==> flow/design.v <==
module TCAM_TOP (
        input                   CLK
       ,input                   RESET
       ,input                   SEARCH
       ,input                   SETTING
       ,input   [DATA_BITS-1:0] KEY
       ,input   [IDWID-1:0]     SETTING_ID
       ,input   [MASKWID-1:0]   SETTING_MASKID
       ,input   [IDWID-1:0]     SETTING_PRIORITY
       ,output  [IDWID-1:0]     RULEID
       ,output                  SETTING_COMPLETE
       ,output                  SEARCH_COMPLETE
       ,output                  MISMATCH
       ,input                     DDR3_AVL_INIT
       ,input   [SDRAM_DATA-1:0]  DDR3_AVL_READDATA
       ,input                     DDR3_AVL_WAITREQUEST
       ,input                     DDR3_AVL_READDATAVALID
       ,output                    DDR3_AVL_READ
       ,output                    DDR3_AVL_WRITE
       ,output  [SDRAM_ADDR-1:0]  DDR3_AVL_ADDRESS
       ,output  [SDRAM_DATA-1:0]  DDR3_AVL_WRITEDATA
       ,output                    DDR3_AVL_BURSTCOUNT
       ,output                    DDR3_AVL_INITCOMPLETE
	);
    parameter   DATA_BITS = 128;  
    parameter   FRAGMENTS = 8;	 
    parameter   FRAG_BITS = 3;	 
    parameter   IDWID     = 16;   
    parameter   MASKWID   = 18;
    parameter   SDRAM_ADDR = 19;
    parameter   SDRAM_DATA = 256;
    localparam  FRAG_WID  = (DATA_BITS/FRAGMENTS);
    localparam  ADDR_WID  = FRAG_BITS+FRAG_WID;
    localparam  PRIOWID   = IDWID;
    localparam  KWID      = DATA_BITS;
    localparam  SEGWID    = 2+IDWID+MASKWID+KWID+PRIOWID;  
    wire [ DATA_BITS-1:0 ] in_key      = KEY;
    wire [     IDWID-1:0 ] in_id       = SETTING_ID;
    wire [   MASKWID-1:0 ] in_maskid   = SETTING_MASKID;
    wire [   PRIOWID-1:0 ] in_priority = SETTING_PRIORITY;
    wire                 w_read;
    wire                 w_write;
    wire  [ADDR_WID-1:0] w_address;
    wire  [  SEGWID-1:0] w_readdata;
    wire  [  SEGWID-1:0] w_writedata;
    wire                 w_waitrequest;
    wire                 w_readdatavalid;
    TCAM_CONTROLLER
    #( 
        .DATA_BITS            ( DATA_BITS ), 
        .FRAGMENTS            ( FRAGMENTS ), 
        .FRAG_BITS            ( FRAG_BITS ), 
        .IDWID                ( IDWID     ),
        .MASKWID              ( MASKWID   )
    )    
    TCAM_TOP_INST    
    (
        .CLK                  ( CLK              ),
        .RESET                ( RESET            ),
        .SEARCH               ( SEARCH           ),   
        .SETTING              ( SETTING          ),   
        .KEY                  ( in_key           ),   
        .SETTING_ID           ( in_id            ),   
        .SETTING_MASKID       ( in_maskid        ),   
        .SETTING_PRIORITY     ( in_priority      ),   
        .RULEID               ( RULEID           ),   
        .SETTING_COMPLETE     ( SETTING_COMPLETE ),   
        .SEARCH_COMPLETE      ( SEARCH_COMPLETE  ),   
        .MISMATCH             ( MISMATCH         ),   
        .SDRAM_READ           ( w_read           ),
        .SDRAM_WRITE          ( w_write          ),
        .SDRAM_ADDRESS        ( w_address        ),
        .SDRAM_READDATA       ( w_readdata       ),
        .SDRAM_WRITEDATA      ( w_writedata      ),
        .SDRAM_WAITREQUEST    ( w_waitrequest    ),
        .SDRAM_READDATAVALID  ( w_readdatavalid  )
    );
    SDRAM_CONTROLLER  
    #(
        .ADDR_WID                   ( SDRAM_ADDR ),
        .DATA_WID                   ( SDRAM_DATA )
    )	
    SDRAM_CONTROLLER_INST 
    (
        .CLK                        ( CLK                    ),
        .RESET                      ( RESET                  ),
        .AVM_M0_WAITREQUEST         ( DDR3_AVL_WAITREQUEST   ),
        .AVM_M0_READDATA            ( DDR3_AVL_READDATA      ),
        .AVM_M0_READDATAVALID       ( DDR3_AVL_READDATAVALID ),
        .AVM_M0_READ                ( DDR3_AVL_READ          ),
        .AVM_M0_WRITE               ( DDR3_AVL_WRITE         ),
        .AVM_M0_WRITEDATA           ( DDR3_AVL_WRITEDATA     ),
        .AVM_M0_ADDRESS             ( DDR3_AVL_ADDRESS       ),	
        .AVM_M0_BURSTCOUNT          ( DDR3_AVL_BURSTCOUNT    ),
        .AVM_S0_INIT                ( DDR3_AVL_INIT          ),   
        .AVM_S0_READ                ( w_read                 ),   
        .AVM_S0_WRITE               ( w_write                ),   
        .AVM_S0_ADDRESS             ( w_address              ),   
        .AVM_S0_WRITEDATA           ( w_writedata            ),   
        .AVM_S0_READDATA            ( w_readdata             ),   
        .AVM_S0_WAITREQUEST         ( w_waitrequest          ),   
        .AVM_S0_READDATAVALID       ( w_readdatavalid        ),   
        .AVM_S0_INITCOMPLETE        ( DDR3_AVL_INITCOMPLETE  )    
    );
endmodule
module TCAM_CONTROLLER  (
        input                       CLK
       ,input                       RESET
       ,input                       SEARCH
       ,input                       SETTING
       ,input     [    KWID-1:0 ]   KEY
       ,input     [   IDWID-1:0 ]   SETTING_ID
       ,input     [ MASKWID-1:0 ]   SETTING_MASKID
       ,input     [ PRIOWID-1:0 ]   SETTING_PRIORITY
       ,output    [   IDWID-1:0 ]   RULEID
       ,output                      SETTING_COMPLETE
       ,output                      SEARCH_COMPLETE
       ,output                      MISMATCH
       ,input     [   SEGWID-1:0 ]  SDRAM_READDATA
       ,input                       SDRAM_WAITREQUEST
       ,input                       SDRAM_READDATAVALID
       ,output                      SDRAM_READ
       ,output                      SDRAM_WRITE
       ,output    [ ADDR_WID-1:0 ]  SDRAM_ADDRESS
       ,output    [   SEGWID-1:0 ]  SDRAM_WRITEDATA
	);
    parameter   DATA_BITS = 10;  
    parameter   FRAGMENTS = 5;	 
    parameter   FRAG_BITS = 3;	 
    parameter   IDWID     = 2;   
    parameter   MASKWID   = 5;
    localparam  FRAG_WID  = (DATA_BITS/FRAGMENTS);
    localparam  ADDR_WID  = FRAG_BITS+FRAG_WID;
    localparam  PRIOWID   = IDWID;
    localparam  KWID      = DATA_BITS;
    localparam  SEGWID    = 2+IDWID+MASKWID+KWID+PRIOWID;  
    reg                  search_en_sync1;
    reg                  setting_en_sync1;
    reg  [   KWID-1:0]	 key_sync1;
    reg  [  IDWID-1:0]	 setting_id_sync1;
    reg  [MASKWID-1:0]   setting_maskid_sync1;
    reg  [PRIOWID-1:0]   setting_priority_sync1;
    always @(posedge CLK or posedge RESET)
    begin 
        if (RESET) begin 
            key_sync1              <= 0;
            search_en_sync1        <= 0;
            setting_en_sync1       <= 0;
            setting_id_sync1       <= 0;
            setting_maskid_sync1   <= 0;
            setting_priority_sync1 <= 0;
        end 
        else begin
            key_sync1		       <= KEY;
            search_en_sync1        <= SEARCH;
            setting_en_sync1       <= SETTING;
            setting_id_sync1       <= SETTING_ID;
            setting_maskid_sync1   <= SETTING_MASKID;
            setting_priority_sync1 <= SETTING_PRIORITY;
        end
    end
    wire                    w_cntl_searchcomplete;	
    wire                    w_cntl_searchdatavalid;
    wire    [SEGWID-1:0] 	w_confirm_segment;
    wire                    w_compare_complete;
    segment_engine  
    #( 
        .DATA_BITS                  ( DATA_BITS ), 
        .FRAGMENTS                  ( FRAGMENTS ), 
        .FRAG_BITS                  ( FRAG_BITS ), 
        .IDWID                      ( IDWID     ),
        .MASKWID                    ( MASKWID   )
    ) 
    SEGMENTATION_INST   
    (
        .clk                        ( CLK                    ),
        .reset                      ( RESET                  ), 
        .i_search                   ( search_en_sync1        ),
        .i_setting                  ( setting_en_sync1       ),
        .i_key                      ( key_sync1              ),
        .i_setting_id               ( setting_id_sync1       ),
        .i_setting_maskid           ( setting_maskid_sync1   ),
        .i_setting_priority         ( setting_priority_sync1 ),
        .o_search_complete          ( w_cntl_searchcomplete  ),
        .o_setting_complete			( SETTING_COMPLETE       ),
        .o_cntl_m0_searchdatavalid  ( w_cntl_searchdatavalid ),
        .i_sdram_readdata           ( SDRAM_READDATA         ),
        .i_sdram_waitrequest        ( SDRAM_WAITREQUEST      ),
        .i_sdram_readdatavalid		( SDRAM_READDATAVALID    ),
        .o_sdram_read               ( SDRAM_READ             ),
        .o_sdram_write              ( SDRAM_WRITE            ),
        .o_sdram_address            ( SDRAM_ADDRESS          ),
        .o_sdram_writedata          ( SDRAM_WRITEDATA        )
    );
    wire [  IDWID-1:0] w_mask_confirm_id;
    wire [MASKWID-1:0] w_mask_confirm_maskid;
    wire [PRIOWID-1:0] w_mask_confirm_priority;
    wire [   KWID-1:0] w_mask_confirm_key;
    wire               w_mask_confirm_id_update;
    wire               w_mask_complete;
    mask_engine 
    #( 
        .DATA_BITS                  ( DATA_BITS ), 
        .FRAGMENTS                  ( FRAGMENTS ), 
        .FRAG_BITS                  ( FRAG_BITS ), 
        .IDWID                      ( IDWID     ),
        .MASKWID                    ( MASKWID   )
    )
    MASK_ENGINE_INST   
    (
        .clk                        ( CLK                      ),
        .reset                      ( RESET                    ),
        .i_sdram_readdata           ( SDRAM_READDATA           ),
        .o_id                       ( w_mask_confirm_id        ),
        .o_maskid                   ( w_mask_confirm_maskid    ),
        .o_confirm_key              ( w_mask_confirm_key       ),
        .o_priority                 ( w_mask_confirm_priority  ),
        .i_cntl_s0_searchdatavalid  ( w_cntl_searchdatavalid   ),
        .i_segment_complete         ( w_cntl_searchcomplete    ),
        .o_id_update                ( w_mask_confirm_id_update ),
        .o_mask_complete            ( w_mask_complete          )
    );
    wire [KWID-1:0] w_pp_key6;
    ffxkclkx #(6,KWID) pp_search_key (CLK,RESET,key_sync1,w_pp_key6);
    wire [  IDWID-1:0]  w_confirm_prio_ruleid;
    wire [PRIOWID-1:0]  w_confirm_prio_priority;
    wire                w_confirm_complete;
    wire                w_confirm_prio_valid;
    confirm_engine 
    #( 
        .DATA_BITS                  ( DATA_BITS ), 
        .FRAGMENTS                  ( FRAGMENTS ), 
        .FRAG_BITS                  ( FRAG_BITS ), 
        .IDWID                      ( IDWID     ),
        .MASKWID                    ( MASKWID   )
    )
    CONFIRM_ENGINE_INST   
    (
        .clk                        ( CLK                      ),
        .reset                      ( RESET                    ),
        .i_key                      ( w_pp_key6                ),
        .i_id                       ( w_mask_confirm_id        ),
        .i_maskid                   ( w_mask_confirm_maskid    ),
        .i_priority                 ( w_mask_confirm_priority  ),
        .i_confirm_key              ( w_mask_confirm_key       ),
        .o_confirm_ruleid           ( w_confirm_prio_ruleid    ),
        .o_confirm_priority         ( w_confirm_prio_priority  ),
        .i_id_update                ( w_mask_confirm_id_update ),     
        .i_mask_complete            ( w_mask_complete          ),
        .o_confirm_complete         ( w_confirm_complete       ), 
        .o_confirm_valid            ( w_confirm_prio_valid     )
    );
    priority_engine 
    #( 
        .DATA_BITS                  ( DATA_BITS ), 
        .FRAGMENTS                  ( FRAGMENTS ), 
        .FRAG_BITS                  ( FRAG_BITS ), 
        .IDWID                      ( IDWID     ),
        .MASKWID                    ( MASKWID   )
    )
    PRIORITY_ENGINE_INST    
    (   
        .clk                        ( CLK                     ),
        .reset                      ( RESET                   ),
        .i_confirm_ruleid           ( w_confirm_prio_ruleid   ),
        .i_confirm_priority         ( w_confirm_prio_priority ),
        .o_final_id                 ( RULEID                  ), 
        .o_mismatch                 ( MISMATCH                ),
        .i_confirm_valid            ( w_confirm_prio_valid    ),
        .i_confirm_complete         ( w_confirm_complete      ),
        .o_priority_complete        ( SEARCH_COMPLETE         )
    );
endmodule
module SDRAM_CONTROLLER (
        input 		                CLK
       ,input 		                RESET
       ,input                       AVM_M0_WAITREQUEST
       ,input       [DATA_WID-1:0]	AVM_M0_READDATA
       ,input                       AVM_M0_READDATAVALID
       ,output                      AVM_M0_READ
       ,output                      AVM_M0_WRITE
       ,output reg  [DATA_WID-1:0]	AVM_M0_WRITEDATA
       ,output reg  [ADDR_WID-1:0]	AVM_M0_ADDRESS
       ,output      [        10:0]  AVM_M0_BURSTCOUNT
       ,input                       AVM_S0_INIT
       ,input                       AVM_S0_READ
       ,input                       AVM_S0_WRITE
       ,input       [ADDR_WID-1:0]  AVM_S0_ADDRESS
       ,input       [DATA_WID-1:0]  AVM_S0_WRITEDATA
       ,output reg  [DATA_WID-1:0]  AVM_S0_READDATA
       ,output                      AVM_S0_INITCOMPLETE
       ,output                      AVM_S0_WAITREQUEST
       ,output                      AVM_S0_READDATAVALID
	);
    parameter ADDR_WID = 27;
    parameter DATA_WID = 32;
    localparam IDLE  = 2'd0;
    localparam INIT  = 2'd1;
    localparam READ  = 2'd2;
    localparam WRITE = 2'd3;
    reg [ADDR_WID-1:0] 	avs_address_sync1;
    reg [DATA_WID-1:0] 	avs_writedata_sync1;
    reg 				avs_init_sync1;
    reg 				avs_read_sync1;
    reg 				avs_write_sync1;
    always @(posedge CLK or posedge RESET)
    begin 
        if (RESET) begin 
            avs_init_sync1  	<= 0;
            avs_read_sync1  	<= 0;
            avs_write_sync1 	<= 0;
            avs_address_sync1 	<= 0;
            avs_writedata_sync1 <= 0;
        end 
        else begin 
            avs_init_sync1  	<= AVM_S0_INIT;
            avs_read_sync1  	<= AVM_S0_READ;
            avs_write_sync1 	<= AVM_S0_WRITE;
            avs_address_sync1 	<= AVM_S0_ADDRESS;
            avs_writedata_sync1 <= AVM_S0_WRITEDATA;
        end
    end
    wire [ADDR_WID-1:0] max_address;
    assign max_address = {ADDR_WID{1'b1}};
    wire max_avm_address;
    assign max_avm_address = (AVM_M0_ADDRESS == max_address) ? 1'b1 : 1'b0;
    reg [3:0] wr_burst_count;
    reg drv_status_waitrequest;
    reg drv_status_init_complete;
    reg drv_status_readdatavalid;
    reg [1:0] current_state;
    always @(posedge CLK or posedge RESET) 	 
    begin 
        if (RESET) begin
            current_state <= IDLE;
            drv_status_init_complete <= 0;
        end
        else begin
            case (current_state)
                IDLE : begin
                    drv_status_waitrequest   <= 1'b0;
                    drv_status_readdatavalid <= 1'b1;
                    if (avs_init_sync1 == 1) begin
                        AVM_M0_ADDRESS   <= 0;
                        AVM_M0_WRITEDATA <= 0;
                        wr_burst_count 	 <= 0;
                        current_state 	 <= INIT;	 
                        drv_status_init_complete <= 0;
                    end
                    else if (avs_read_sync1 == 1) begin 
                        AVM_M0_ADDRESS <= avs_address_sync1;
                        drv_status_readdatavalid <= 1'b0;
                        current_state  <= READ;	 
                    end 
                    else if (avs_write_sync1 == 1) begin
                        AVM_M0_ADDRESS   <= avs_address_sync1;
                        AVM_M0_WRITEDATA <= avs_writedata_sync1;
                        current_state    <= WRITE;  
                    end
                    else begin
                        AVM_M0_ADDRESS   <= AVM_M0_ADDRESS;
                        AVM_M0_WRITEDATA <= AVM_M0_WRITEDATA;
                        current_state <= IDLE; 	 
                    end
                end
                INIT : begin
                    drv_status_waitrequest <= 1'b1;
                    if (!AVM_M0_WAITREQUEST & !max_avm_address) begin 
                        if (wr_burst_count == 0) begin 
                            AVM_M0_ADDRESS <= AVM_M0_ADDRESS + 1;
                            wr_burst_count <= 0;
                        end
                        else begin 
                            wr_burst_count <= wr_burst_count + 1;
                        end
                    end
                    else if (!AVM_M0_WAITREQUEST & max_avm_address) begin 
                        if (wr_burst_count == 0) begin 
                            drv_status_init_complete <= 1;
                            current_state <= IDLE;	 
                        end
                        else begin 
                            wr_burst_count <= wr_burst_count + 1;
                        end
                    end
                    else begin 
                        wr_burst_count <= wr_burst_count + 1;
                    end 
                end
                READ : begin
                    drv_status_waitrequest <= 1'b1;
                    if (!AVM_M0_WAITREQUEST & !AVM_M0_READDATAVALID) begin
                        current_state <= READ;	 
                    end
                    else if (!AVM_M0_WAITREQUEST & AVM_M0_READDATAVALID) begin
                        drv_status_readdatavalid <= 1'b1;
                        current_state <= IDLE; 
                    end
                    else begin
                        current_state <= READ;  
                    end
                end
                WRITE : begin
                    drv_status_waitrequest <= 1'b1;
                    if (!AVM_M0_WAITREQUEST)	current_state <= IDLE;
                    else 						current_state <= WRITE;  
                end 
                default : begin 
                    current_state <= current_state;
                end 
            endcase
        end
    end 
    assign AVM_M0_BURSTCOUNT = 1;
    assign AVM_M0_WRITE = ((current_state==WRITE || current_state==INIT) && RESET==0) ? 1'b1 : 1'b0;
    assign AVM_M0_READ  = (current_state==READ && RESET==0) ? 1'b1 : 1'b0;
    assign AVM_S0_WAITREQUEST   = drv_status_waitrequest;
    assign AVM_S0_INITCOMPLETE  = drv_status_init_complete;
    assign AVM_S0_READDATAVALID = drv_status_readdatavalid;
    always @(posedge CLK or posedge RESET) 
    begin 
        if 		(RESET)					AVM_S0_READDATA <= 0;
        else if (AVM_M0_READDATAVALID)	AVM_S0_READDATA <= AVM_M0_READDATA;
        else 							AVM_S0_READDATA <= AVM_S0_READDATA;
    end 
endmodule
module segment_engine (
        input 					clk
       ,input 					reset
       ,input                   i_search
       ,input                   i_setting
       ,input   [   KWID-1:0]   i_key
       ,input   [MASKWID-1:0]   i_setting_maskid
       ,input   [PRIOWID-1:0]   i_setting_priority
       ,input   [  IDWID-1:0]   i_setting_id
       ,output                  o_search_complete
       ,output                  o_setting_complete
       ,output                  o_cntl_m0_searchdatavalid
       ,input   [ SEGWID-1:0]   i_sdram_readdata
       ,input                   i_sdram_waitrequest
       ,input                   i_sdram_readdatavalid
       ,output                  o_sdram_read
       ,output                  o_sdram_write
       ,output  [ADDR_WID-1:0]  o_sdram_address
       ,output  [  SEGWID-1:0]  o_sdram_writedata
	);
    parameter   DATA_BITS = 10;  
    parameter   FRAGMENTS = 5;	 
    parameter   FRAG_BITS = 3;	 
    parameter   IDWID     = 2;   
    parameter   MASKWID   = 5;
    localparam  FRAG_WID  = (DATA_BITS/FRAGMENTS);
    localparam  ADDR_WID  = FRAG_BITS+FRAG_WID;
    localparam  PRIOWID   = IDWID;
    localparam  KWID      = DATA_BITS;
    localparam  SEGWID    = 2+IDWID+MASKWID+KWID+PRIOWID;  
	reg 				search_en_sync1;
	reg 				setting_en_sync1;
	reg   [   KWID-1:0]	key_sync1;
	reg   [  IDWID-1:0]	setting_id_sync1;
	reg	  [MASKWID-1:0]	setting_maskid_sync1;
    reg   [PRIOWID-1:0] setting_priority_sync1;
	always @(posedge clk or posedge reset)
	begin 
		if (reset) begin 
			key_sync1 		  	   <= 0;
			search_en_sync1   	   <= 0;
			setting_en_sync1  	   <= 0;
			setting_id_sync1  	   <= 0;
			setting_maskid_sync1   <= 0;
            setting_priority_sync1 <= 0;
		end 
		else begin
			key_sync1		       <= i_key;
			search_en_sync1        <= i_search;
			setting_en_sync1       <= i_setting;
			setting_id_sync1       <= i_setting_id;
			setting_maskid_sync1   <= i_setting_maskid;
            setting_priority_sync1 <= i_setting_priority;
		end
	end 
    wire					w_cntl_load;
    wire 					w_cntl_modify;
    wire					w_cntl_shift;
    wire 					w_cntl_search;
    wire 					w_cntl_modify_done;
    wire   [ADDR_WID-1:0]	w_fragment_key;
    fragmentation  
    #( 
        .DATA_BITS                 ( DATA_BITS          ), 
        .FRAGMENTS                 ( FRAGMENTS          ), 
        .FRAG_BITS                 ( FRAG_BITS          ), 
        .IDWID                     ( IDWID              ),
        .MASKWID                   ( MASKWID            )
    )
    FRAGMENT_INST  
    (
        .clk	                   ( clk                ),
        .reset                     ( reset              ),
        .i_key                     ( key_sync1          ),
        .o_fragment_key            ( w_fragment_key     ),
        .i_load				       ( w_cntl_load        ),
        .i_shift                   ( w_cntl_shift       )
    );
    segment_controller 
    #( 
        .FRAGMENTS                 ( FRAGMENTS                 )  
    )	
    SEGMENT_CONTROLLER_INST   
    (
        .clk                       ( clk                       ),
        .reset                     ( reset                     ), 
        .i_search_enable           ( search_en_sync1           ),
        .i_setting_enable          ( setting_en_sync1          ),
        .o_sdram_read              ( o_sdram_read              ),
        .o_sdram_write             ( o_sdram_write             ),
        .i_sdram_waitrequest       ( i_sdram_waitrequest       ),
        .i_sdram_readdatavalid     ( i_sdram_readdatavalid     ),
        .o_cntl_m0_load            ( w_cntl_load               ),
        .o_cntl_m0_modify          ( w_cntl_modify             ),
        .o_cntl_m0_shift           ( w_cntl_shift              ),
        .i_cntl_m0_modify_done     ( w_cntl_modify_done        ),
        .o_cntl_m0_searchdatavalid ( o_cntl_m0_searchdatavalid ),
        .o_search_complete         ( o_search_complete         ),
        .o_setting_complete        ( o_setting_complete        )
    );
    segment_datapath  
    #( 
        .DATA_BITS                 ( DATA_BITS              ), 
        .FRAGMENTS                 ( FRAGMENTS              ), 
        .FRAG_BITS                 ( FRAG_BITS              ), 
        .IDWID                     ( IDWID                  ),
        .MASKWID                   ( MASKWID                )
    )	
    SEGMENT_DATAPATH_INST  
    (
        .clk					   ( clk                    ),
        .reset					   ( reset                  ), 
        .i_setting_id		       ( setting_id_sync1       ),
        .i_setting_key		       ( key_sync1              ),
        .i_setting_maskid		   ( setting_maskid_sync1   ),
        .i_setting_priority        ( setting_priority_sync1 ),
        .i_fragment_key            ( w_fragment_key         ),
        .i_sdram_readdata          ( i_sdram_readdata       ),		
        .o_sdram_writedata		   ( o_sdram_writedata      ),
        .o_sdram_segment_address   ( o_sdram_address        ), 
        .i_cntl_s0_modify          ( w_cntl_modify          ),
        .o_cntl_s0_modify_done     ( w_cntl_modify_done     )
    );
endmodule
module segment_controller (
        input 		 clk
       ,input 		 reset
       ,input 		 i_search_enable
       ,input		 i_setting_enable
       ,input 		 i_sdram_waitrequest
       ,input 		 i_sdram_readdatavalid
       ,output 	reg	 o_sdram_read
       ,output 	reg	 o_sdram_write
       ,input 		 i_cntl_m0_modify_done
       ,output  	 o_cntl_m0_load
       ,output 	reg  o_cntl_m0_modify
       ,output	reg  o_cntl_m0_shift
       ,output  reg  o_cntl_m0_searchdatavalid
       ,output       o_search_complete
       ,output       o_setting_complete
	);
    parameter  FRAGMENTS = 5;	 
    localparam IDLE        = 4'b0000;  
    localparam SHIFT       = 4'b0001;  
    localparam STABLE_RD_1 = 4'b0010;  
    localparam STABLE_RD_2 = 4'b0011;  
    localparam READ        = 4'b0100;  
    localparam MODIFY      = 4'b0101;  
    localparam STABLE_WR   = 4'b0110;  
    localparam WRITE       = 4'b0111;  
    localparam COUNT       = 4'b1000;  
	reg search_mode;
	reg setting_mode;
	reg [3:0] loop_count;  
	reg [3:0] current_state; 
	always @(posedge clk or posedge reset)
	begin 
		if (reset) begin
			loop_count    <= FRAGMENTS;
			search_mode   <= 0;
			setting_mode  <= 0;
			current_state <= IDLE;
			o_sdram_read     <= 0;
			o_sdram_write    <= 0;
			o_cntl_m0_shift  <= 0;
			o_cntl_m0_modify <= 0;
			o_cntl_m0_searchdatavalid <= 0;
		end
		else begin 
			case (current_state) 
				IDLE : begin
					o_sdram_read     <= 0;
					o_sdram_write    <= 0;
					o_cntl_m0_shift  <= 0;
					o_cntl_m0_modify <= 0;
					o_cntl_m0_searchdatavalid <= 0;
					search_mode <= 0;
					setting_mode <= 0;
					loop_count <= FRAGMENTS;
					if (i_setting_enable) begin
						setting_mode  <= 1'b1;   
						current_state <= SHIFT;	 
					end 
					else if (i_search_enable) begin 
						search_mode    <= 1'b1;   
						current_state  <= SHIFT;  
					end 
					else begin 
						current_state <= IDLE;	 
					end 
				end 
				SHIFT : begin 
					o_cntl_m0_shift <= 1'b1;
					current_state <= STABLE_RD_1;  
				end 
				STABLE_RD_1 : begin
					o_cntl_m0_shift <= 1'b0;
					current_state <= STABLE_RD_2;
				end
				STABLE_RD_2 : begin
					current_state <= READ;
				end
				READ : begin
					o_sdram_read    <= 1'b1;  
					if (i_sdram_waitrequest & !i_sdram_readdatavalid) begin 
						o_sdram_read    <= 1'b0;  
						current_state <= READ;  
					end
					else if (i_sdram_waitrequest & i_sdram_readdatavalid & setting_mode) begin
						o_sdram_read    <= 1'b0;  
						current_state <= MODIFY;  
					end
					else if (i_sdram_waitrequest & i_sdram_readdatavalid & search_mode) begin
						o_sdram_read    <= 1'b0;  
						o_cntl_m0_searchdatavalid <= 1'b1;  
						current_state <= COUNT;  
					end 
					else begin 
						current_state <= READ;  
					end 
				end 
				MODIFY : begin
					o_cntl_m0_modify <= 1'b1;  
					if (i_cntl_m0_modify_done == 1) begin 
						o_cntl_m0_modify <= 1'b0;
						current_state  <= STABLE_WR;  
					end 
					else begin
						current_state <= MODIFY;  
					end 
				end 
				STABLE_WR : begin
					o_cntl_m0_modify <= 1'b0;
					current_state <= WRITE;
				end 
				WRITE : begin
					o_sdram_write    <= 1'b1;
					if 	  (i_sdram_waitrequest) 	current_state <= COUNT;	 
					else 						current_state <= WRITE;
				end 
				COUNT : begin
					o_sdram_read  <= 1'b0;
					o_sdram_write <= 1'b0;
					o_cntl_m0_searchdatavalid <= 1'b0;
					if (loop_count > 1) begin 
						loop_count <= loop_count - 1;
						current_state <= SHIFT;  
					end 
					else begin 
						current_state <= IDLE;  
					end 
				end
				default : begin
					current_state <= current_state;
				end	 
			endcase 
		end 
	end
	assign o_cntl_m0_load 	  = (current_state==IDLE & reset==0) ? 1'b1 : 1'b0;
	assign o_search_complete  = (search_mode==0 	 & reset==0) ? 1'b1 : 1'b0;
	assign o_setting_complete = (setting_mode==0 	 & reset==0) ? 1'b1 : 1'b0;
endmodule 
module segment_datapath (
        input                   clk
       ,input                   reset
       ,input   [  IDWID-1:0]   i_setting_id
       ,input   [   KWID-1:0]   i_setting_key
       ,input   [MASKWID-1:0]   i_setting_maskid
       ,input   [PRIOWID-1:0]   i_setting_priority
       ,input   [ SEGWID-1:0]   i_sdram_readdata    
       ,output  [ SEGWID-1:0]   o_sdram_writedata   
       ,input   [ADDR_WID-1:0]	i_fragment_key
       ,output  [ADDR_WID-1:0]	o_sdram_segment_address  
       ,input                   i_cntl_s0_modify
       ,output                  o_cntl_s0_modify_done
    );
    parameter	DATA_BITS = 10;  
    parameter 	FRAGMENTS = 5;	 
    parameter 	FRAG_BITS = 3;	 
    parameter	IDWID     = 2;   
    parameter   MASKWID   = 5;
    localparam 	FRAG_WID  = (DATA_BITS/FRAGMENTS);
    localparam 	ADDR_WID  = FRAG_BITS+FRAG_WID;
    localparam  PRIOWID   = IDWID;
    localparam 	KWID	  = DATA_BITS;
    localparam 	SEGWID	  = 2+IDWID+MASKWID+KWID+PRIOWID;  
    reg [SEGWID-1:0] sdram_readdata;
    always @(posedge clk or posedge reset)
    begin 
        if (reset) begin 
            sdram_readdata <= 0;
        end
        else begin 
            sdram_readdata <= i_sdram_readdata;
        end 
    end 
    addresspath_orientator 
    #( 
        .DATA_BITS                ( DATA_BITS          ), 
        .FRAGMENTS                ( FRAGMENTS          ), 
        .FRAG_BITS                ( FRAG_BITS          )
    )  
    ADDRESS_ORIENTATOR_INST   
    (
        .clk                      (clk),
        .reset                    (reset), 
        .i_fragment_key           (i_fragment_key),
        .o_sdram_segment_address  (o_sdram_segment_address)  
    );
    status_generator 
    #( 
        .DATA_BITS             ( DATA_BITS            ), 
        .FRAGMENTS             ( FRAGMENTS            ), 
        .FRAG_BITS             ( FRAG_BITS            ), 
        .IDWID                 ( IDWID                ),
        .MASKWID               ( MASKWID              )
    )
    STATUS_GENERATOR_INST   
    (
        .clk                   ( clk                   ),
        .reset                 ( reset                 ), 
        .i_modify              ( i_cntl_s0_modify      ),
        .i_setting_id          ( i_setting_id          ),
        .i_setting_key         ( i_setting_key         ),
        .i_setting_maskid      ( i_setting_maskid      ),  
        .i_setting_priority    ( i_setting_priority    ),
        .i_sdram_readdata      ( sdram_readdata        ),
        .o_sdram_writedata     ( o_sdram_writedata     ),  
        .o_modify_complete     ( o_cntl_s0_modify_done )
    );
endmodule
module addresspath_orientator (
        input						clk,
        input 						reset, 
        input		[ADDR_WID-1:0]	i_fragment_key,
        output 	reg [ADDR_WID-1:0]	o_sdram_segment_address  
	);
    parameter	DATA_BITS = 10;  
    parameter 	FRAGMENTS = 5;	 
    parameter 	FRAG_BITS = 3;	 
    localparam 	FRAG_WID  = (DATA_BITS/FRAGMENTS);
    localparam 	ADDR_WID  = FRAG_BITS+FRAG_WID;
	always @(posedge clk or posedge reset)
	begin 
		if   (reset)	o_sdram_segment_address <= 0;
		else 			o_sdram_segment_address <= i_fragment_key;
	end
endmodule
module status_generator (
        input			            clk
       ,input 			            reset 
       ,input 						i_modify
       ,input       [    KWID-1:0 ] i_setting_key
       ,input  		[   IDWID-1:0 ]	i_setting_id
       ,input 		[ MASKWID-1:0 ]	i_setting_maskid
       ,input       [ PRIOWID-1:0 ] i_setting_priority
       ,input		[  SEGWID-1:0 ]	i_sdram_readdata
       ,output 	reg	[  SEGWID-1:0 ]	o_sdram_writedata
       ,output 	 					o_modify_complete
	);
    parameter   DATA_BITS = 10;  
    parameter   FRAGMENTS = 5;	 
    parameter   FRAG_BITS = 3;	 
    parameter   IDWID     = 2;   
    parameter   MASKWID   = 5;
    localparam  FRAG_WID  = (DATA_BITS/FRAGMENTS);
    localparam  ADDR_WID  = FRAG_BITS+FRAG_WID;
    localparam  PRIOWID   = IDWID;
    localparam  KWID      = DATA_BITS;
    localparam  SEGWID    = 2+IDWID+MASKWID+KWID+PRIOWID;  
    localparam IDLE     = 0;
    localparam MODIFY   = 1;
    localparam COMPLETE = 2;
    wire cell_empty;
    assign cell_empty = ~i_sdram_readdata[SEGWID-2];
    reg [		1:0] current_state;
    reg [SEGWID-1:0] writedata_mod;
    reg				 reg_modify_complete;
    always @(posedge clk or posedge reset) 
    begin 
        if (reset) begin
            writedata_mod <= 0;
            current_state <= IDLE;
            reg_modify_complete	<= 0;
        end
        else begin 
            case (current_state)
                IDLE : begin
                    reg_modify_complete <= 1'b0;
                    if   (i_modify)	current_state <= MODIFY;  
                    else            current_state <= IDLE;  
                end 
                MODIFY : begin
                    reg_modify_complete <= 1'b0;
                    if (cell_empty) begin 
                        writedata_mod <= {2'b01, i_setting_id, i_setting_maskid, i_setting_key, i_setting_priority};
                        reg_modify_complete <= 1'b1;
                        current_state <= COMPLETE;	 
                    end
                    else begin 
                        writedata_mod <= {2'b11, i_sdram_readdata[SEGWID-3:0]};
                        reg_modify_complete <= 1'b1;
                        current_state <= COMPLETE;	 
                    end 
                end 
                COMPLETE : begin 
                    reg_modify_complete <= 1'b1;
                    current_state <= IDLE;  
                end 
                default : begin 
                    writedata_mod <= writedata_mod;
                end 
            endcase 
        end 
    end
    always @(posedge clk or posedge reset)
    begin 
        if (reset) begin 
            o_sdram_writedata <= 0;
        end 
        else if (reg_modify_complete) begin 
            o_sdram_writedata <= writedata_mod;
        end
        else begin 
            o_sdram_writedata <= o_sdram_writedata;
        end 
    end 
    assign o_modify_complete = reg_modify_complete;
endmodule
module fragmentation (
        input                       clk
       ,input                       reset
       ,input       [    KWID-1:0]  i_key
       ,output reg  [ADDR_WID-1:0]  o_fragment_key
       ,input                       i_load
       ,input                       i_shift
	);
    parameter   DATA_BITS = 10;  
    parameter   FRAGMENTS = 5;	 
    parameter   FRAG_BITS = 3;	 
    parameter   IDWID     = 2;   
    parameter   MASKWID   = 5;
    localparam  FRAG_WID  = (DATA_BITS/FRAGMENTS);
    localparam  ADDR_WID  = FRAG_BITS+FRAG_WID;
    localparam  PRIOWID   = IDWID;
    localparam  KWID      = DATA_BITS;
    localparam  SEGWID    = 2+IDWID+MASKWID+KWID+PRIOWID;  
    wire [FRAG_WID-1:0] zeros;
    assign zeros = {FRAG_WID{1'b0}};
    reg [     KWID-1:0] shift_register;
    reg [FRAG_BITS-1:0] prefix_address;
    always @(posedge clk or posedge reset)
    begin 
        if (reset) begin
            o_fragment_key <= 0;		
            shift_register <= 0;
            prefix_address <= 0;
        end 
        else if (i_load) begin 
            shift_register <= i_key;
            prefix_address <= 0;
        end
        else if (i_shift) begin
            prefix_address <= prefix_address + 1;
            o_fragment_key <= {prefix_address, shift_register[FRAG_WID-1:0]};
            shift_register <= {zeros, shift_register[KWID-1:FRAG_WID]};
        end 
        else begin
            prefix_address <= prefix_address;
            shift_register <= shift_register; 
        end
    end 
endmodule
module mask_engine (
        input                         clk
       ,input                         reset
       ,input       [  SEGWID-1:0 ]   i_sdram_readdata    
       ,output      [   IDWID-1:0 ]   o_id
       ,output      [ MASKWID-1:0 ]   o_maskid
       ,output      [    KWID-1:0 ]   o_confirm_key
       ,output      [ PRIOWID-1:0 ]   o_priority
       ,input                         i_cntl_s0_searchdatavalid
       ,input                         i_segment_complete
       ,output                        o_id_update
       ,output                        o_mask_complete
    );
    parameter	DATA_BITS = 10;  
    parameter 	FRAGMENTS = 5;	 
    parameter 	FRAG_BITS = 3;	 
    parameter	IDWID     = 2;   
    parameter   MASKWID   = 5;
    localparam  PRIOWID   = IDWID;
    localparam 	KWID	  = DATA_BITS;
    localparam 	SEGWID	  = 2+IDWID+MASKWID+KWID+PRIOWID;  
    reg               r_id_valid;
    reg [  IDWID-1:0] r_id;
    reg [MASKWID-1:0] r_maskid;
    reg [   KWID-1:0] r_confirm_key;
    reg [PRIOWID-1:0] r_priority;
    always @(posedge clk or posedge reset)
    begin 
        if (reset) begin 
            r_id_valid    <= 'h0;
            r_id          <= 'h0;
            r_maskid      <= 'h0;
            r_priority    <= 'h0;
            r_confirm_key <= 'h0;
        end
        else if (i_cntl_s0_searchdatavalid) begin
            r_id_valid    <= (~i_sdram_readdata[SEGWID-1] & i_sdram_readdata[SEGWID-2]);  
            r_id          <= i_sdram_readdata[       SEGWID-3:KWID+MASKWID+PRIOWID ];
            r_maskid      <= i_sdram_readdata[ KWID+MASKWID+PRIOWID-1:KWID+PRIOWID ];
            r_confirm_key <= i_sdram_readdata[ KWID+PRIOWID-1:PRIOWID ];
            r_priority    <= i_sdram_readdata[      PRIOWID-1:0            ];
        end 
    end
    reg r_searchdatavalid_sync1;
    always @(posedge clk or posedge reset)
    begin 
        if (reset)  r_searchdatavalid_sync1 <= 0;
        else        r_searchdatavalid_sync1 <= i_cntl_s0_searchdatavalid;
    end 
    wire p_searchdatavalid; 
    assign p_searchdatavalid = (i_cntl_s0_searchdatavalid & ~r_searchdatavalid_sync1);
    reg r_segment_complete_sync1;
    always @(posedge clk or posedge reset)
    begin 
        if   (reset) r_segment_complete_sync1 <= 0;
        else         r_segment_complete_sync1 <= i_segment_complete;
    end 
    wire p_segment_complete;
    assign p_segment_complete = (i_segment_complete & ~r_segment_complete_sync1);
    wire p_segment_processing;
    assign p_segment_processing = (~i_segment_complete & r_segment_complete_sync1);
    reg [        1:0] ro_id_valid;
    reg [  IDWID-1:0] ro_id;
    reg [MASKWID-1:0] ro_maskid;
    reg [   KWID-1:0] ro_confirm_key;
    reg [PRIOWID-1:0] ro_priority;
    always @(posedge clk or posedge reset)
    begin 
        if (reset) begin 
            ro_id          <= 'h0;
            ro_maskid      <= 'h0;
            ro_priority    <= 'h0;
            ro_confirm_key <= 'h0;
        end
        else if (p_segment_complete) begin 
            ro_id          <= 'h0;
            ro_maskid      <= 'h0;
            ro_priority    <= 'h0;
            ro_confirm_key <= 'h0;
        end
        else if (r_id_valid) begin 
            ro_id          <= r_id;
            ro_maskid      <= r_maskid;
            ro_priority    <= r_priority;
            ro_confirm_key <= r_confirm_key;
        end  
        else begin 
            ro_id          <= ro_id;
            ro_maskid      <= ro_maskid;
            ro_priority    <= ro_priority;
            ro_confirm_key <= ro_confirm_key;
        end 
    end
    assign o_id          = ro_id;            
    assign o_maskid      = ro_maskid;     
    assign o_priority    = ro_priority;   
    assign o_confirm_key = ro_confirm_key;
    wire w_new_id;
    assign w_new_id = ~p_segment_complete & p_searchdatavalid & r_id_valid;
    reg ro_id_update;
    always @(posedge clk or posedge reset)
    begin 
        if      ( reset        )  ro_id_update <= 1'b0;
        else if ( w_new_id     )  ro_id_update <= 1'b1;
        else if ( ro_id_update )  ro_id_update <= 1'b0;
        else                      ro_id_update <= ro_id_update;
    end 
    assign o_id_update = ro_id_update;
    reg ro_mask_complete;
    always @(posedge clk or posedge reset)
    begin 
        if      ( reset                )  ro_mask_complete <= 1'b0;
        else if ( p_segment_complete   )  ro_mask_complete <= 1'b1;
        else if ( p_segment_processing )  ro_mask_complete <= 1'b0;
        else                              ro_mask_complete <= ro_mask_complete;
    end
    assign o_mask_complete = ro_mask_complete;
endmodule
module confirm_engine (
        input                       clk
       ,input                       reset
       ,input   [     KWID-1:0 ]    i_key
       ,input   [    IDWID-1:0 ]    i_id
       ,input   [  MASKWID-1:0 ]    i_maskid
       ,input   [  PRIOWID-1:0 ]    i_priority
       ,input   [     KWID-1:0 ]    i_confirm_key
       ,output  [    IDWID-1:0 ] 	o_confirm_ruleid
       ,output  [  PRIOWID-1:0 ]    o_confirm_priority
       ,input                       i_id_update       
       ,input                       i_mask_complete
       ,output                      o_confirm_complete
       ,output                      o_confirm_valid
	);
    parameter   DATA_BITS = 10;  
    parameter   FRAGMENTS = 5;	 
    parameter   FRAG_BITS = 3;	 
    parameter   IDWID     = 2;   
    parameter   MASKWID   = 5;
    localparam  FRAG_WID  = (DATA_BITS/FRAGMENTS);
    localparam  PRIOWID   = IDWID;
    localparam  KWID      = DATA_BITS;
    localparam  SEGWID    = 2+IDWID+MASKWID+KWID+PRIOWID;  
    localparam  CNFM_WID  = (DATA_BITS/MASKWID);
    reg r_mask_complete_sync1;
    always @(posedge clk or posedge reset)
    begin 
        if   (reset) r_mask_complete_sync1 <= 0;
        else         r_mask_complete_sync1 <= i_mask_complete;
    end 
    wire p_mask_complete;
    assign p_mask_complete = (i_mask_complete & ~r_mask_complete_sync1);
    wire p_mask_processing;
    assign p_mask_processing = (~i_mask_complete & r_mask_complete_sync1);
    reg [   KWID-1:0] r_key;
    reg [  IDWID-1:0] r_id;
    reg [MASKWID-1:0] r_maskid;
    reg [   KWID-1:0] r_confirm_key;
    reg [PRIOWID-1:0] r_priority; 
    always @(posedge clk or posedge reset)
    begin 
        if (reset) begin 
            r_key         <= 'h0;
            r_id          <= 'h0;
            r_maskid      <= 'h0;
            r_priority    <= 'h0;
            r_confirm_key <= 'h0;
        end 
        else if (p_mask_complete) begin 
            r_key         <= i_key;
            r_id          <= 'h0;
            r_maskid      <= 'h0;
            r_priority    <= 'h0;
            r_confirm_key <= 'h0;
        end 
        else if (i_id_update) begin 
            r_key         <= i_key;
            r_id          <= i_id;
            r_maskid      <= i_maskid;
            r_priority    <= i_priority;
            r_confirm_key <= i_confirm_key;
        end 
        else begin 
            r_key         <= r_key;
            r_id          <= r_id;
            r_maskid      <= r_maskid;
            r_priority    <= r_priority;
            r_confirm_key <= r_confirm_key;
        end 
    end 
    reg [MASKWID-1:0] r_id_match_vector;
    generate 
        genvar mask_idx;
    for (mask_idx = 0; mask_idx < MASKWID; mask_idx=mask_idx+1)
        begin: mask_bit
            always @(posedge clk or posedge reset)
            begin 
                if (reset) begin
                    r_id_match_vector[mask_idx] <= 0;
                end 
                else begin 
                    r_id_match_vector[mask_idx] <= (r_maskid[mask_idx]) ? 1'b1 : (r_confirm_key[(CNFM_WID+(CNFM_WID*mask_idx)-1):(CNFM_WID*mask_idx)] == r_key[(CNFM_WID+(CNFM_WID*mask_idx)-1):(CNFM_WID*mask_idx)]);
                end
            end
        end
    endgenerate
    wire w_id_match;
    assign w_id_match = &r_id_match_vector;
    reg [  IDWID-1:0] ro_confirm_ruleid;
    reg [PRIOWID-1:0] ro_confirm_priority;
    reg               ro_confirm_valid;
    always @(posedge clk or posedge reset)
    begin 
        if      ( reset      )  ro_confirm_ruleid <= 'h0;
        else if ( w_id_match )  ro_confirm_ruleid <= r_id;   
        else                    ro_confirm_ruleid <= ro_confirm_ruleid;
    end
    always @(posedge clk or posedge reset)
    begin 
        if      ( reset      )  ro_confirm_priority <= 'h0;
        else if ( w_id_match )  ro_confirm_priority <= r_priority; 
        else                    ro_confirm_priority <= ro_confirm_priority;
    end 
    always @(posedge clk or posedge reset) 
    begin 
        if      ( reset            )  ro_confirm_valid <= 1'b0;
        else if ( w_id_match       )  ro_confirm_valid <= 1'b1;
        else if ( ro_confirm_valid )  ro_confirm_valid <= 1'b0;
        else                          ro_confirm_valid <= ro_confirm_valid;
    end 
    assign o_confirm_ruleid   = ro_confirm_ruleid;
    assign o_confirm_priority = ro_confirm_priority;
    assign o_confirm_valid    = ro_confirm_valid;
    reg ro_confirm_complete; 
    always @(posedge clk or posedge reset)
    begin 
        if      ( reset             ) ro_confirm_complete <= 1'b0;
        else if ( p_mask_complete   ) ro_confirm_complete <= 1'b1;
        else if ( p_mask_processing ) ro_confirm_complete <= 1'b0;
        else                          ro_confirm_complete <= ro_confirm_complete;
    end 
    assign o_confirm_complete = ro_confirm_complete;
endmodule
module priority_engine (
        input                   clk
       ,input                   reset
       ,input  [   IDWID-1:0 ]  i_confirm_ruleid
       ,input  [ PRIOWID-1:0 ]  i_confirm_priority
       ,output [   IDWID-1:0 ]  o_final_id
       ,output                  o_mismatch
       ,input                   i_confirm_valid
       ,input                   i_confirm_complete
       ,output                  o_priority_complete
    );
    parameter	DATA_BITS = 10;  
    parameter 	FRAGMENTS = 5;	 
    parameter 	FRAG_BITS = 3;	 
    parameter	IDWID     = 2;   
    parameter   MASKWID   = 5;
    localparam  PRIOWID   = IDWID;
    localparam  KWID      = DATA_BITS;
    localparam  SEGWID    = 2+IDWID+MASKWID+KWID+PRIOWID;  
    reg r_confirm_complete_sync1;
    always @(posedge clk or posedge reset)
    begin 
        if   (reset) r_confirm_complete_sync1 <= 0;
        else         r_confirm_complete_sync1 <= i_confirm_complete;
    end 
    wire p_confirm_complete;
    assign p_confirm_complete = (i_confirm_complete & ~r_confirm_complete_sync1);
    wire p_confirm_processing; 
    assign p_confirm_processing = (~i_confirm_complete & r_confirm_complete_sync1);
    reg [  IDWID-1:0] r_confirm_ruleid;
    reg [PRIOWID-1:0] r_confirm_priority;
    always @(posedge clk or posedge reset)
    begin 
        if (reset) begin 
            r_confirm_ruleid   <= 'h0;
            r_confirm_priority <= 'h0;
        end 
        else if (i_confirm_complete) begin 
            r_confirm_ruleid   <= 'h0;
            r_confirm_priority <= 'h0;
        end
        else if (i_confirm_valid) begin 
            r_confirm_ruleid   <= i_confirm_ruleid;
            r_confirm_priority <= i_confirm_priority;
        end  
        else begin 
            r_confirm_ruleid   <= r_confirm_ruleid;  
            r_confirm_priority <= r_confirm_priority;
        end 
    end 
    wire w_id_select; 
    assign w_id_select = (r_confirm_priority > r_stored_priority) ? 1'b1 : 1'b0;
    reg [  IDWID-1:0] r_stored_id; 
    reg [PRIOWID-1:0] r_stored_priority;
    always @(posedge clk or posedge reset)
    begin 
        if (reset) begin 
            r_stored_id       <= 'h0;
            r_stored_priority <= 'h0;
        end 
        else if (p_confirm_complete) begin 
            r_stored_id       <= 'h0;
            r_stored_priority <= 'h0;
        end
        else if (w_id_select) begin 
            r_stored_id       <= r_confirm_ruleid;
            r_stored_priority <= r_confirm_priority;
        end
        else begin 
            r_stored_id       <= r_stored_id;
            r_stored_priority <= r_stored_priority;      
        end 
    end 
    wire w_id_match;
    assign w_id_match = ( i_confirm_valid & ~i_confirm_complete );
    reg ro_mismatch;
    always @(posedge clk or posedge reset)
    begin 
        if      ( reset              ) ro_mismatch <= 1'b1;  
        else if ( p_confirm_complete ) ro_mismatch <= 1'b1;
        else if ( w_id_match         ) ro_mismatch <= 1'b0;
        else                           ro_mismatch <= ro_mismatch;
    end
    assign o_mismatch = ro_mismatch;
    reg ro_priority_complete;
    always @(posedge clk or posedge reset)
    begin 
        if      ( reset                )  ro_priority_complete <= 1'b0;
        else if ( p_confirm_complete   )  ro_priority_complete <= 1'b1;
        else if ( p_confirm_processing )  ro_priority_complete <= 1'b0;
        else                              ro_priority_complete <= 1'b0;
    end
    assign o_priority_complete = ro_priority_complete;
    reg [IDWID-1:0] ro_final_id;
    always @(posedge clk or posedge reset)
    begin 
        if   ( reset )  ro_final_id <= 'h0;
        else            ro_final_id <= r_stored_id;    
    end 
    assign o_final_id = ro_final_id;
endmodule
module ffxkclk
    (
     clk,
     rst,
     idat,
     odat
     );
parameter           K = 3;     
input               clk,
                    rst;
input               idat;
output              odat;
wire                odat;
reg [K-1:0]         shift_dat;
wire [K:0]          shift_in;
assign              shift_in = {shift_dat,idat};
always @ (posedge clk)
    begin
    shift_dat <= shift_in[K-1:0];
    end
assign odat = shift_dat[K-1];
endmodule 
module ffxkclkx
    (
     clk,
     rst,
     idat,
     odat
     );
parameter           K = 3;   
parameter           W = 10;  
input               clk;
input               rst;
input [W-1:0]       idat;
output [W-1:0]      odat;
wire [W-1:0]        odat;
generate
    genvar bit_idx;
for (bit_idx=0;bit_idx<W;bit_idx=bit_idx+1'b1)
    begin: i_bit
    ffxkclk #(K)    flxodat (clk,rst,idat[bit_idx],odat[bit_idx]);
    end
endgenerate
endmodule 
==> flow/run.sh <==
#!/bin/bash
# the make line also repeats each setting of config.mk as NAME=value (left out here)
make -C /OpenROAD-flow-scripts/flow DESIGN_CONFIG=/design/flow/config.mk WORK_HOME=/design/flow/orfs CLKGATE_MAP_FILE= finish
==> flow/config.mk <==
export PLATFORM = sky130hd
export DESIGN_NAME = TCAM_TOP
export DESIGN_NICKNAME = TCAM_TOP
export VERILOG_FILES = /design/flow/design.v
export SDC_FILE = /design/flow/constraint.sdc
export NUM_CORES = 4
export LEC_CHECK = 0
export ABC_AREA = 0
export CAP_MARGIN = 20
export CORE_MARGIN = 2
export CORE_UTILIZATION = 46
export GPL_TIMING_DRIVEN = 1
export MAX_ROUTING_LAYER = met4
export PLACE_DENSITY_LB_ADDON = 0.25
export SETUP_SLACK_MARGIN = 0.54
export SLEW_MARGIN = 20
==> flow/constraint.sdc <==
create_clock -name core_clock -period 6.54 [get_ports {CLK}]
set_input_delay 1.3080 -clock core_clock [delete_from_list [all_inputs] [get_ports {CLK}]]
set_output_delay 1.3080 -clock core_clock [all_outputs]
set_load 0.01 [all_outputs]
==> impl_metrics.toml, run 1 <==
# yosys + openroad results
[clock_network]
ctsHoldBuffers = 0
cts_tree = "built"
numCtsBuffers = 335
cts_resized = 0
cts.clk_slew.worst_paths_ns = 0.06
htreeDepth = 5
clock-sinks = 3235
root_buffer = "clkbuf_16"
clock_latency_ns = 0.97
clk_path_buf_depth = 4
post-cts-setup-buffers = 0

[routing]
vias = 52970
ant_nets = 0
drt_pass1_iterations = 5
drcViolationCount = 0
drt_first_iter_violations = 3664
vias_per_cell = 4.925
wl_per_cell_um = 21.68
totalWireLength_um = 233200

[critical_path]
critPathCaptureType = "output port"
cpMaxStageDelayCell = "clkdlybuf4s50_1"
path_class = "in -> out"
critPathLaunch = "RESET"
critPathMaxFanout = 9
r2r-end = "TCAM_TOP_INST.CONFIRM_ENGINE_INST.r_key[86]"
crit_cells = 3
critPathLaunchType = "primary input"
critPathCapture = "DDR3_AVL_READ"
critPathRequiredTime_ns = 5.23
reg2reg_depth = 5
reg2reg_from = "TCAM_TOP_INST.MASK_ENGINE_INST.ro_mask_complete"
path_cells = "clkdlybuf4s50_1 -> nor2b_1 -> clkdlybuf4s50_1"
ff2ff_setup_slack_ns = 3.40
crit_family = "buffers and inverters"
critPathArrivalTime_ns = 2.91
cp_num_buf_inv = 2
max_stage_delay_ns = 0.76
critPathMostFrequentCell = "clkdlybuf4s50_1"

[yosys]
synthArstFlopShare = 0.7029
synth_seq_share = 0.7522
netlist_top_cells_area = "dfrtp_1, dfxtp_1, mux2i_1, mux2_2, edfxtp_1"
synth_flops = 3235
synth_adder_area_share = 0.002888
yosysWarnings = 15
avgSynthCellArea_um2 = 15.26
postSynthCellCount = 6811
simple_gate_share = 0.04995
synth.cellmix.xorXnorShare = 0.01247
logic_family = "multiplexers"
yosysTopAreaCell = "dfrtp_1"
mux_share = 0.1424
common_cells = "dfrtp_1, dfxtp_1, mux2i_1, mux2_2, nor2_1"
ys_cells = 6811
yosys_area_um2 = 104000
synth.top_cell.area_share = 0.5462
synth.most_common_cell = "dfrtp_1"
ys_types = 51
edf_count = 205
synthAoiAreaFrac = 0.02019
flop_cell = "dfrtp_1"
syn_area_um2 = 104000

[final_layout]
nNetsFinal = 7952
final_cell_area_um2 = 124000
area_growth_pct = 19.23

[run_status]
status = "complete, no violations"

[global_routing]
grt-ovfl-total = 0
grt_max_degree = 195
grt.total_usage = 0.2111
grt_pass1_vias = 55250
antenna_found_initial = 24
grt_pass1_wl_um = 354400

[place]
place.port_buffers = 585
routabilityCongestion = 0.8267
placed_cell_area_um2 = 112900
dp_hpwl_um = 149800
post-place-ws_ns = 2.268

[worst_hold_path]
min_path_cells = 0
worstHoldPathType = "reg -> reg"

[power]
p_total_mw = 42.05
p_leak_nw = 55.14
internal_power_mw = 33.04
power_clock_mw = 18.7
top_power_group = "registers"
pwr-share-seq = 0.512
pg_comb_mw = 1.81
power_switching_mw = 9.012
seq_power_mw = 21.5
vdd_drop_max_mv = 0.2458
p_comb_frac = 0.043
clockPowerShare = 0.445
p_per_area_nw_per_um2 = 339.3
swShare = 0.2143

[flow_run]
maxCapViolCount = 0
warnings = 143

[final_timing]
finalSetupTns_ns = 0
setup_ws_ns = 2.321
period_minus_slack_ns = 4.219
drv_slew = 0
slew_headroom = 0.2584
rsz0062_at_grt = "false"
skew_ns = 0.07335
max_freq_mhz = 237.0
finalSetupViolCount = 0
finalCritPeriodShare = 0.6451
hold_viol_final = 0
tightest_slew_ns = 1.112

[floorplanning]
dieArea_um2 = 229800
num_io_pins = 739
core_area_um2 = 224700
die_x_um = 479.4
placementRows = 174
die_h_um = 479.4
initCoreUtil = 0.4627
[through the flow]
step | utilization | hold slack [ns] | instances
floorplan | - | 0.3096 | 6886
global placement | 0.5025 | 0.3097 | 10140
detailed placement | 0.5025 | 0.3121 | 10140
CTS | 0.5513 | 0.2816 | 10740
global route | 0.5517 | 0.2846 | 10750
finish | 0.5517 | 0.2853 | 10750
[routing by layer]
layer	vias up	track usage	wire length, um	share of wire
met5	-	-	0	0
met1	27360	0.2943	107900	0.46
met4	0	0.06843	6648	0.029
met2	1119	0.3196	109500	0.47
met3	365	0.03274	9151	0.039
li1	24120	-	-	-
[cell type report]
cell class	instances	area [um^2]
inverter	36	138.9
fill	17890	100700
antenna	12	30.03
clock buffer	497	9877
multi-input combinational	3226	24040
tap	2992	3744
timing repair buffer	653	6824
clock inverter	103	1072
sequential	3235	78230
==> inputs of run 2 (changes only) <==
ABC_AREA = default   (was 0)
CAP_MARGIN = 35   (was 20)
CORE_UTILIZATION = 72   (was 46)
CTS_CLUSTER_SIZE = 17   (was default)
GPL_TIMING_DRIVEN = default   (was 1)
HOLD_SLACK_MARGIN = 0.25   (was default)
MAX_ROUTING_LAYER = default   (was met4)
PLACE_DENSITY_LB_ADDON = 0.07   (was 0.25)
SETUP_SLACK_MARGIN = 0.91   (was 0.54)
clock period = 3.12 ns   (was 6.54 ns; I/O delays follow)
==> impl_metrics.toml, run 2 <==
# yosys + openroad results
[yosys]
synth.most_common_cell = "dfrtp_1"
mux_share = 0.1424
ys_cells = 6811
yosysWarnings = 15
simple_gate_share = 0.04995
avgSynthCellArea_um2 = 15.26
synthAoiAreaFrac = 0.02019
synth.cellmix.xorXnorShare = 0.01247
netlist_top_cells_area = "dfrtp_1, dfxtp_1, mux2i_1, mux2_2, edfxtp_1"
common_cells = "dfrtp_1, dfxtp_1, mux2i_1, mux2_2, nor2_1"
logic_family = "multiplexers"
edf_count = 205
synthArstFlopShare = 0.7029
ys_types = 51
synth_seq_share = 0.7522
flop_cell = "dfrtp_1"
yosysTopAreaCell = "dfrtp_1"
synth.top_cell.area_share = 0.5462
yosys_area_um2 = 104000
synth_adder_area_share = 0.002888
postSynthCellCount = 6811
syn_area_um2 = 104000
synth_flops = 3235

[power]
top_power_group = "registers"
pg_comb_mw = 4.32
internal_power_mw = 67.95
p_per_area_nw_per_um2 = 699.2
pwr-share-seq = 0.518
vdd_drop_max_mv = 0.6077
p_comb_frac = 0.050
clockPowerShare = 0.432
p_total_mw = 87.24
power_clock_mw = 37.7
seq_power_mw = 45.2
p_leak_nw = 56.53
power_switching_mw = 19.29
swShare = 0.2211

[final_timing]
slew_headroom = 0.2848
finalCritPeriodShare = 0.7355
tightest_slew_ns = 1.073
finalSetupViolCount = 0
max_freq_mhz = 435.8
skew_ns = 0.04341
rsz0062_at_grt = "true"
hold_viol_final = 0
period_minus_slack_ns = 2.295
drv_slew = 0
finalSetupTns_ns = 0

[final_layout]
final_cell_area_um2 = 124800
area_growth_pct = 20.01
nNetsFinal = 8221
n_fill_cell = 6111

[clock_network]
root_buffer = "clkbuf_16"
clock-sinks = 3235
cts_tree = "built"
htreeDepth = 5
cts.clk_slew.worst_paths_ns = 0.07
numCtsBuffers = 312
clock_latency_ns = 0.93
clk_path_buf_depth = 4

[place]
dp_hpwl_um = 147400
placed_cell_area_um2 = 112800
place.port_buffers = 585
routabilityCongestion = 0.8406

[critical_path]
max_stage_delay_ns = 0.44
critPathArrivalTime_ns = 1.67
critPathLaunch = "SDRAM_CONTROLLER_INST.current_state[2]"
cpMaxStageDelayCell = "dfrtp_2"
cp_num_buf_inv = 1
reg2reg_depth = 9
ff2ff_setup_slack_ns = 0.88
crit_family = "flip-flops"
path_class = "reg -> out"
critPathLaunchType = "flip-flop"
critPathCapture = "DDR3_AVL_WRITE"
critPathCaptureType = "output port"
path_cells = "nor2_4 -> nor2_1 -> clkbuf_2"
crit_cells = 3
critPathRequiredTime_ns = 2.50
critPathMaxFanout = 2

[floorplanning]
die_x_um = 384.0
core_area_um2 = 143500
dieArea_um2 = 147400
initCoreUtil = 0.7246
num_io_pins = 739
placementRows = 139
die_h_um = 384.0

[run_status]
status = "complete, no violations"

[routing]
ant_nets = 0
wl_per_cell_um = 26.23
drt_first_iter_violations = 4316
vias = 57800
totalWireLength_um = 259800
vias_per_cell = 5.836
drcViolationCount = 0
drt_pass1_iterations = 7

[flow_run]
maxCapViolCount = 0
warnings = 124

[global_routing]
antenna_found_initial = 22
grt_max_degree = 152
grt.total_usage = 0.3549
grt_pass1_wl_um = 387100
grt-ovfl-total = 0
grt_pass1_vias = 62790

[worst_hold_path]
hold_end = "TCAM_TOP_INST.key_sync1[3]"
worstHoldStart = "KEY[3]"
worstHoldPathType = "in -> reg"
min_path_cells = 1
==> run 2: routing by layer <==
metal / vias to the layer above / share of wire / global-route usage
li1: 24620 / - / -
met1: 30190 / 0.38 / 0.4597
met2: 2287 / 0.51 / 0.5882
met3: 680 / 0.063 / 0.06686
met4: 20 / 0.049 / 0.1667
met5: - / 0.00050 / 0
==> run 2: layout make-up <==
cell class	instances	area, um^2	area share
diodes	7	17.52	0.0001404
clock buffers	490	9453	0.07577
clock inverters	61	690.7	0.005536
inverters	36	138.9	0.001113
multi-input cells	3226	24190	0.1939
flip-flops and latches	3235	78240	0.6271
well taps	1903	2381	0.01908
repair buffers	945	9653	0.07737
==> run 2: metrics by stage <==
step	setup WS (ns)	util	instances	hold slack [ns]
floorplan	-36.54	-	6886	0.3096
global route	0.8032	0.8695	9899	0.2609
CTS	0.7022	0.8684	9883	0.2500
detailed placement	0.2735	0.7861	9137	0.3121
finish	0.8253	0.8695	9903	0.2949
global placement	0.3338	0.7859	9135	0.3098
==> run 2: what timing repair did <==
action                                  in CTS  in global routing
hold buffers                               164                  0
endpoints found under the hold margin      171                  0
buffers inserted                            30                 10
cloned                                       1                  2
pin swaps                                    1                  9
endpoints found under the setup margin     272                 92
gates resized                              654                 33
==> inputs of run 3 (changes only) <==
ABC_AREA = 0   (was default)
CAP_MARGIN = 20   (was 35)
CTS_CLUSTER_DIAMETER = 337   (was default)
CTS_CLUSTER_SIZE = 21   (was 17)
GPL_ROUTABILITY_DRIVEN = 1   (was default)
HOLD_SLACK_MARGIN = 0.26   (was 0.25)
MAX_ROUTING_LAYER = met4   (was default)
PLACE_DENSITY_LB_ADDON = 0.08   (was 0.07)
SETUP_SLACK_MARGIN = 0.93   (was 0.91)
==> impl_metrics.toml, run 3 <==
# yosys + openroad results
[run_status]
status = "complete, no violations"

[critical_path]
reg2reg_from = "SDRAM_CONTROLLER_INST.AVM_M0_ADDRESS[1]"
critPathCaptureType = "output port"
critPathRequiredTime_ns = 2.50
cpMaxStageDelayCell = "clkdlybuf4s50_1"
max_stage_delay_ns = 0.56
path_cells = "clkdlybuf4s50_1 -> buf_6 -> nor2_1 -> clkbuf_2"
crit_cells = 4
critPathLaunch = "RESET"
reg2reg_depth = 7
crit_family = "buffers and inverters"
critPathMaxFanout = 7
cp_num_buf_inv = 3
critPathCapture = "DDR3_AVL_WRITE"
ff2ff_setup_slack_ns = 0.96
critPathLaunchType = "primary input"
critPathArrivalTime_ns = 1.58
path_class = "in -> out"
r2r-end = "SDRAM_CONTROLLER_INST.AVM_M0_ADDRESS[10]"

[routing]
vias = 54890
drcViolationCount = 0
drt_first_iter_violations = 4091
ant_nets = 0
wl_per_cell_um = 24.31
drt_pass1_iterations = 6
vias_per_cell = 5.689
totalWireLength_um = 234600

[yosys]
ys_cells = 6811
simple_gate_share = 0.04995
synthArstFlopShare = 0.7029
yosysTopAreaCell = "dfrtp_1"
ys_types = 51
avgSynthCellArea_um2 = 15.26
synthAoiAreaFrac = 0.02019
synth.top_cell.area_share = 0.5462
synth.cellmix.xorXnorShare = 0.01247
synth_adder_area_share = 0.002888
synth.most_common_cell = "dfrtp_1"
syn_area_um2 = 104000
yosysWarnings = 15
synth_seq_share = 0.7522
mux_share = 0.1424
edf_count = 205
synth_flops = 3235
postSynthCellCount = 6811
logic_family = "multiplexers"
netlist_top_cells_area = "dfrtp_1, dfxtp_1, mux2i_1, mux2_2, edfxtp_1"
flop_cell = "dfrtp_1"
yosys_area_um2 = 104000
common_cells = "dfrtp_1, dfxtp_1, mux2i_1, mux2_2, nor2_1"

[final_timing]
drv_slew = 0
tightest_slew_ns = 1.096
period_minus_slack_ns = 2.200
finalSetupTns_ns = 0
finalCritPeriodShare = 0.7053
slew_headroom = 0.2691
rsz0062_at_grt = "true"
max_freq_mhz = 454.5
setup_ws_ns = 0.9196
holdWs_ns = 0.3016
skew_ns = 0.03045
finalSetupViolCount = 0
hold_viol_final = 0

[floorplanning]
initCoreUtil = 0.7246
num_io_pins = 739
dieArea_um2 = 147400
core_area_um2 = 143500
placementRows = 139
die_x_um = 384.0
die_h_um = 384.0

[power]
internal_power_mw = 56.48
vdd_drop_max_mv = 0.6307
seq_power_mw = 45.1
p_leak_nw = 54.07
swShare = 0.2253
power_switching_mw = 16.43
top_power_group = "registers"
pg_comb_mw = 4.13
p_total_mw = 72.91
clockPowerShare = 0.325
p_comb_frac = 0.057
pwr-share-seq = 0.619
p_per_area_nw_per_um2 = 610.3
power_clock_mw = 23.7

[global_routing]
busiest_layer = "met2"
antenna_found_initial = 18
globalRouteMet2Util = 0.5303
grt_max_degree = 144
grt_use_met1 = 0.4564
grt.total_usage = 0.3347
grt_pass1_vias = 58020
met3_usage = 0.04271
grt-ovfl-total = 0
grt_pass1_wl_um = 355000

[place]
place.port_buffers = 585
dp_hpwl_um = 151200
placed_cell_area_um2 = 113000
post-place-cells = 9158
routabilityCongestion = 0.8689
post-place-ws_ns = 0.2782

[final_layout]
final_cell_area_um2 = 119500
utilization = 0.8327
nNetsFinal = 8056
stdcell_count = 9649
n_fill_cell = 7119
area_growth_pct = 14.92

[clock_network]
root_buffer = "clkbuf_16"
clock_latency_ns = 0.84
cts_tree = "built"
numCtsBuffers = 172
clock-sinks = 3235
cts.clk_slew.worst_paths_ns = 0.08
clk_path_buf_depth = 3
htreeDepth = 4

[worst_hold_path]
worstHoldStart = "KEY[29]"
worstHoldPathType = "in -> reg"
min_path_cells = 1
hold_end = "TCAM_TOP_INST.key_sync1[29]"

[flow_run]
warnings = 114
maxCapViolCount = 0
==> run 3: final cells by class <==
class | instances | area, um^2 | share of cell area
Antenna cell | 10 | 25.02 | 0.0002094
Clock buffer | 304 | 4800 | 0.04017
Clock inverter | 15 | 202.7 | 0.001697
Inverter | 36 | 138.9 | 0.001162
Multi-Input combinational cell | 3226 | 24160 | 0.2022
Sequential cell | 3235 | 78240 | 0.6548
Tap cell | 1903 | 2381 | 0.01993
Timing Repair Buffer | 920 | 9537 | 0.07982
==> run 3: layer usage <==
metal / up-vias / wire length (um)
met2: 1599 / 116700
met1: 28700 / 97810
li1: 24170 / -
met4: 0 / 8896
met3: 426 / 11200
met5: - / 0
==> run 3: timing repair <==
| action | CTS | global route |
|---|---|---|
| setup buffers | 29 | 5 |
| cloned | 0 | 3 |
| endpoints found under the setup margin | 266 | 82 |
| pin swaps | 2 | 12 |
| hold buffers | 124 | 1 |
| gates resized | 379 | 48 |
| hold endpoints to repair | 124 | 1 |
No activity file was given, so power comes from the tool's default toggle rates.
